== JK ==
## AHB_Master_ALU_REG_pipelined
module AHB_Master_ALU_REG_pipelined (
    input wire        HCLK,        
    input wire        HRESETn,     
    output reg [31:0] HADDR,       
    output reg [2:0] HBURST,         
    output reg [2:0]  HSIZE,       
    output reg [1:0]  HTRANS,      
    output reg [31:0] HWDATA,      
    output reg        HWRITE,      
    input wire [31:0] HRDATA,      
    input wire        HREADY,      
    input wire        HRESP,
    input wire [63:0] cpu_inst
);
    wire [31:0] ReadData1, ReadData2;
    wire [31:0] ALUResult;
    reg RegWrite;
    reg [31:0] WriteData;
    reg type_data ;
    reg ALU_REG;
    reg write_read;
    reg [7:0] burst_length;
    reg [2:0] ReadReg1_ADDR;  
    reg [2:0] ReadReg2_ADDR;   
    reg [2:0] WriteReg_ADDR;   
    reg [2:0] AlU_OP;
    reg [2:0] WriteReg_ADDR2;
    reg [31:0] HWDATA_t;
    reg [31:0] HADDR_delay;
ALU alu(
    .A(ReadData1),
    .B(ReadData2),
    .AlU_OP(AlU_OP),
    .Result(ALUResult)
);
RegisterFile rf(
    .clk(HCLK),
    .rst_n(HRESETn),
    .ReadReg1_ADDR(ReadReg1_ADDR),
    .ReadReg2_ADDR(ReadReg2_ADDR),
    .WriteReg_ADDR(WriteReg_ADDR2),
    .WriteData(WriteData),
    .RegWrite(RegWrite),
    .ReadData1(ReadData1),
    .ReadData2(ReadData2)
);
localparam      IDLE         = 2'b00,
                BUSY     = 2'b01,
                NONSEQ   = 2'b10,
                SEQ      = 2'b11;
reg [9:0] burst_counter;
reg work;
always @(posedge HCLK or negedge HRESETn) begin
    if (!HRESETn)
        HADDR_delay <= 32'b0;
    else
        HADDR_delay <= cpu_inst [63:32];
end
always @(posedge HCLK or negedge HRESETn) begin
    if (!HRESETn)
    begin   
        HTRANS <= IDLE;   
        HADDR <= 32'b0;
        HBURST <= 3'b0;
        HSIZE <= 3'b0;
        HWDATA <= 32'b0;
        HWRITE <= 1'b0;
        RegWrite <= 1'b0;
        WriteData <= 32'b0;
        type_data <= 1'b0;
        ALU_REG <= 1'b0;
        write_read <= 1'b0;
        burst_length <= 8'b0;
        ReadReg1_ADDR <= 3'b0;
        ReadReg2_ADDR <= 3'b0;
        WriteReg_ADDR <= 3'b0;
        AlU_OP <= 3'b0;
        WriteReg_ADDR2 <= 3'b0;
        HWDATA_t <= 32'b0;
        burst_counter <= 10'b0;
        work <= 1'b0;
    end
    else
begin
        RegWrite <= 0;
        case (HTRANS)
            IDLE:begin
                if (type_data == 1)
  ...
Size: ~3800 cells after synthesis, about 460 flip-flops, roughly 170 I/O pins, ~28000 µm² of cells after synthesis.
clock: 9.47 ns
lec_check: 0
abc_area: 1
cap_margin: 20
core_margin: 2
core_utilization: 70
place_density: 0.6
slew_margin: 20
run.sh (not shown) runs the stock make flow with config.mk's settings and CLKGATE_MAP_FILE=.
Edits applied to the flow inputs when going from JK to MS:
Settings: a deleted ABC_AREA that had been 1; a change of CORE_UTILIZATION from 70 to 40; a change of the clock period (ns, I/O delays scaled along) from 9.47 to 5.77.
## What came out
- [compare] base=JK new=MS: worst clock skew decreased 0.019 ns, combinational share of cell area increased 1.9 points, maximum clock frequency increased 40 MHz, design area increased 5.3%.
- Comparing JK and MS, the higher number of cell instances after yosys synthesis is on JK.
- Summary of MS over JK: critical path depth -5; post-synthesis share of cell area spent on and, or, nand and nor gates -12 points.
- Hold slack in MS is 0.014 ns lower than in JK
- MS: wire length of the first global-routing pass is about 3.4% lower than what JK reported.
- Looking only at number of iterations in the first detailed-routing pass, and setting everything else aside, the higher value of JK and MS goes to JK.
- A critical path launch point of ReadReg2_ADDR[1]$_DFFE_PN0N_ is what MS shows, while ReadReg2_ADDR[2]$_DFFE_PN0N_ belongs to JK.
The following lists how AL was set up differently from MS:
Settings: an added HOLD_SLACK_MARGIN of 0.27; a change of PLACE_DENSITY from 0.6 to 0.37; an added ABC_AREA of 1; an added CORE_ASPECT_RATIO of 0.5; a change of CORE_UTILIZATION from 40 to 72; an added SETUP_SLACK_MARGIN of 0.46; an added CTS_CLUSTER_DIAMETER of 399; an added CTS_CLUSTER_SIZE of 99; a change of the clock period (ns, I/O delays scaled along) from 5.77 to 1.57.
Results
- Among MS and AL, the run that stopped before the end is AL, and it is the only one.
- AL | ERROR | clock tree synthesis
- Relative to MS, total cells reported by yosys after synthesis increased by about 30% in AL.
- AL: parity-gate share of the synthesized area counting xor and xnor cells 0.31 points below MS
- In the reports for MS and AL, the larger count of mapped cells out of synthesis belongs to AL.
Changes in TR relative to AL:
Settings: SETUP_SLACK_MARGIN: 0.46 -> unset; ABC_AREA: 1 -> unset; HOLD_SLACK_MARGIN: 0.27 -> unset; CTS_CLUSTER_DIAMETER: 399 -> 27; MAX_ROUTING_LAYER: unset -> met4; PLACE_DENSITY: 0.37 -> 0.6; CORE_UTILIZATION: 72 -> 71; CTS_CLUSTER_SIZE: 99 -> 34; CORE_ASPECT_RATIO: 0.5 -> unset; the clock period (ns, I/O delays scaled along): 1.57 -> 4.73.
Notes after the runs:
- TR did not finish; the tool stopped in global routing with error GRT-0116.
- AL -> TR: adder and majority cell fraction of the synthesized area flat
- Compared with AL, TR shows a floorplan die width that is 79 µm lower.
- TR vs. AL: area fraction in mux cells saw an increase, area share of xor/xnor cells in the synthesized design moved up, HPWL after detailed placement fell about 36%.
- From AL to TR the numbers moved as follows: mean area per synthesized cell increased 33%; compound-cell area share of the yosys netlist -1.7 points.

---

Setup of run A:
Starting RTL as in the previous note.
make LEC_CHECK=0 ABC_AREA=1 CAP_MARGIN=20 CELL_PAD_IN_SITES_DETAIL_PLACEMENT=2 CORE_MARGIN=2 CORE_UTILIZATION=65 CTS_CLUSTER_DIAMETER=277 CTS_CLUSTER_SIZE=55 GPL_ROUTABILITY_DRIVEN=1 GPL_TIMING_DRIVEN=0 HOLD_SLACK_MARGIN=0.07 PLACE_DENSITY_LB_ADDON=0.19 SLEW_MARGIN=10 TNS_END_PERCENT=95 finish   # period 8.57 ns
What ended run A was a tool error in detailed placement (3_5_place_dp); the run never finished.
Inputs modified between run A and run B:
# run A
export LEC_CHECK = 0
export ABC_AREA = 1
export CAP_MARGIN = 20
export CELL_PAD_IN_SITES_DETAIL_PLACEMENT = 2
export CORE_MARGIN = 2
export CORE_UTILIZATION = 65
export CTS_CLUSTER_DIAMETER = 277
export CTS_CLUSTER_SIZE = 55
export GPL_ROUTABILITY_DRIVEN = 1
export GPL_TIMING_DRIVEN = 0
export HOLD_SLACK_MARGIN = 0.07
export PLACE_DENSITY_LB_ADDON = 0.19
export SLEW_MARGIN = 10
export TNS_END_PERCENT = 95
create_clock -name core_clock -period 8.57 [get_ports {HCLK}]
# run B
export LEC_CHECK = 0
export CAP_MARGIN = 5
export CORE_MARGIN = 2
export CORE_UTILIZATION = 71
export CTS_CLUSTER_DIAMETER = 27
export CTS_CLUSTER_SIZE = 44
export GPL_ROUTABILITY_DRIVEN = 1
export HOLD_SLACK_MARGIN = -0.08
export PLACE_DENSITY = 0.62
export SLEW_MARGIN = 10
create_clock -name core_clock -period 4.85 [get_ports {HCLK}]
--- outcome ---
Run A → run B: number of storage elements in the synthesis netlist about even, boundary pin count essentially unchanged, post-synthesis mux area share has increased, adder-cell share of the synthesized area roughly the same. Status(run B) = ERROR, stage = global routing (5_1_grt). Taking run A as the reference, in run B post-synthesis xor/xnor area fraction rose 0.31 points, part of the Yosys area used for sequential elements fell 0.53 points. Measured against each other, run A and run B differ in yosys synthesis chip area, the lower figure coming from run A. Die area, run A and run B: higher on run A. Against run A, run B comes in about 1.3% higher on synthesized area. From run B to run A, share of flip-flops with an asynchronous set or reset after synthesis did not move at all.
[inputs] run C vs run B
# run B
export LEC_CHECK = 0
export CAP_MARGIN = 5
export CORE_MARGIN = 2
export CORE_UTILIZATION = 71
export CTS_CLUSTER_DIAMETER = 27
export CTS_CLUSTER_SIZE = 44
export GPL_ROUTABILITY_DRIVEN = 1
export HOLD_SLACK_MARGIN = -0.08
export PLACE_DENSITY = 0.62
export SLEW_MARGIN = 10
create_clock -name core_clock -period 4.85 [get_ports {HCLK}]
# run C
export LEC_CHECK = 0
export CAP_MARGIN = 20
export CORE_MARGIN = 2
export CORE_UTILIZATION = 26
export PLACE_DENSITY = 0.6
export SLEW_MARGIN = 20
create_clock -name core_clock -period 5.77 [get_ports {HCLK}]
[summary]
- Run C completed; timing, DRC and antenna clean
- Run status, run B: aborted in global routing (5_1_grt), error GRT-0116
- Comparing run C against run B, there is no change at all in synthesized area.
- As far as share of the synthesized netlist area taken by xor and xnor gates goes, run C and run B are indistinguishable; the numbers are identical.
- Diff run C and run B: number of gates given a new drive strength after cts higher in run B
- As far as number of buffers on the longest clock path goes, run B and run C are indistinguishable; the numbers are identical.
- Of run C and run B, the higher initial core utilization belongs to run B.
- Comparing run C against run B, there is no change at all in number of clock sinks seen by CTS.
- The level count of the clock H-tree of run C is lower than that of run B.
- | global placer's final weighted congestion | run C vs run B | 0.089 lower |
- As far as area fraction in mux cells goes, run C and run B are indistinguishable; the numbers are identical.
- Summary — HPWL reported at the end of detailed placement, run C relative to run B: lower, by 670 um.
- Die outline area, run C and run B, lower one = run B.
Input-level comparison between run D and run C:
# run C
export LEC_CHECK = 0
export CAP_MARGIN = 20
export CORE_MARGIN = 2
export CORE_UTILIZATION = 26
export PLACE_DENSITY = 0.6
export SLEW_MARGIN = 20
create_clock -name core_clock -period 5.77 [get_ports {HCLK}]
# run D
export LEC_CHECK = 0
export CAP_MARGIN = 0
export CORE_MARGIN = 2
export CORE_UTILIZATION = 68
export CTS_CLUSTER_SIZE = 36
export GPL_ROUTABILITY_DRIVEN = 1
export SLEW_MARGIN = 10
create_clock -name core_clock -period 4.85 [get_ports {HCLK}]
==> results <==
- The synthesis-to-finish area growth of run D is higher than that of run C.
- Fraction of area in registers sits lower in run D than in run C.
- Run D against run C: global-route usage over all layers has increased; via count has increased.
- What run C reported for height of the chip has to be multiplied by 0.62 to get the figure for run D.
- Summary — number of buffers created by CTS, run D relative to run C: lower, by 9.3%.
- Finished, but not clean: run D, with negative setup slack.
